== xenon ==
// TCAM_TOP
module TCAM_TOP (
        input                   CLK
       ,input                   RESET
       ,input                   SEARCH
       ,input                   SETTING
       ,input   [DATA_BITS-1:0] KEY
       ,input   [IDWID-1:0]     SETTING_ID
       ,input   [MASKWID-1:0]   SETTING_MASKID
       ,input   [IDWID-1:0]     SETTING_PRIORITY
       ,output  [IDWID-1:0]     RULEID
       ,output                  SETTING_COMPLETE
       ,output                  SEARCH_COMPLETE
       ,output                  MISMATCH
       ,input                     DDR3_AVL_INIT
       ,input   [SDRAM_DATA-1:0]  DDR3_AVL_READDATA
       ,input                     DDR3_AVL_WAITREQUEST
       ,input                     DDR3_AVL_READDATAVALID
       ,output                    DDR3_AVL_READ
       ,output                    DDR3_AVL_WRITE
       ,output  [SDRAM_ADDR-1:0]  DDR3_AVL_ADDRESS
       ,output  [SDRAM_DATA-1:0]  DDR3_AVL_WRITEDATA
       ,output                    DDR3_AVL_BURSTCOUNT
       ,output                    DDR3_AVL_INITCOMPLETE
	);
    parameter   DATA_BITS = 128;  
    parameter   FRAGMENTS = 8;	 
    parameter   FRAG_BITS = 3;	 
    parameter   IDWID     = 16;   
    parameter   MASKWID   = 18;
    parameter   SDRAM_ADDR = 19;
    parameter   SDRAM_DATA = 256;
    localparam  FRAG_WID  = (DATA_BITS/FRAGMENTS);
  ...
clock: 3.14 ns
lec_check: 0
cap_margin: 35
core_margin: 2
core_utilization: 72
cts_cluster_diameter: 71
cts_cluster_size: 16
place_density: 0.39
setup_slack_margin: 0.93
slew_margin: 15
run.sh (not shown) runs the stock make flow with config.mk's settings and CLKGATE_MAP_FILE=.
### xenon -> pepper
Settings: changing CORE_UTILIZATION from 72 to 58; changing SLEW_MARGIN from 15 to 20; removing CTS_CLUSTER_DIAMETER (formerly 71); removing CTS_CLUSTER_SIZE (formerly 16); removing PLACE_DENSITY (formerly 0.39); changing CAP_MARGIN from 35 to 20; removing SETUP_SLACK_MARGIN (formerly 0.93); changing the clock period (ns, I/O delays scaled along) from 3.14 to 9.77.
## What came out
- Compared with xenon, pepper shows a required time reported for the critical path endpoint that is 4100 ps higher.
- The total inserted antenna cells in pepper sits 3 above the value recorded for xenon.
- Compared pepper against xenon; overall routed net length within noise.
- Taking xenon as the reference, in pepper first-pass GRT wire length went down; worst reg-to-reg setup slack up 4980 ps.
- pepper ended up with clkdlybuf4s50_1 as its critical path's slowest cell; xenon ended up with nor4_1.
- The critical path start-end classification comes out register to register in one run and input pin to output pin in the other, namely in xenon and pepper respectively.
Here is what was changed in the inputs of amber compared with pepper.
Settings: CORE_UTILIZATION: 58 -> 40; the clock period (ns, I/O delays scaled along): 9.77 -> 9.09.
Notes after the runs:
Result: PASS for each of amber and pepper. Comparing logic share of the area for amber and pepper, the bigger number came from pepper. amber ends up with lower sequential share of layout area than pepper does. Summary of the comparison: clock-cell share of area is higher in amber, relative to pepper. Non-clock buffering overhead in the final layout essentially unchanged between amber and pepper. Taking pepper as the reference point, the largest clock skew in the final design of amber rises by 62 ps.
Relative to amber, the following input files were edited for violet:
Settings: SETUP_SLACK_MARGIN newly set to 0.72; CORE_UTILIZATION changed from 40 to 70; the clock period (ns, I/O delays scaled along) changed from 9.09 to 3.12.
### Flow results
- violet went all the way through the flow, and no timing, DRC or antenna check failed.
- Compared with amber, violet shows a number of design-rule violations left by the first detailed-router iteration that is 605 higher.
- amber vs violet, end of the critical path: SETTING_COMPLETE vs DDR3_AVL_READ
- Per the comparison of violet with amber, number of cells produced by synthesis did not really move; detail-routed via count per cell went up; part of the power in the clock network went down; combined buffer and inverter count along the critical path went down; sequential share of layout area went up.
- Looking at count of standard-cell rows, violet sits 25% lower than amber does.
- Cmp violet and amber / flip-flop and latch power / higher: violet
- Taking amber as the reference, in violet total placed cells including tap cells moved down, number of gates on the worst path with buffers counted moved down.
No activity file was given, so power comes from the tool's default toggle rates.
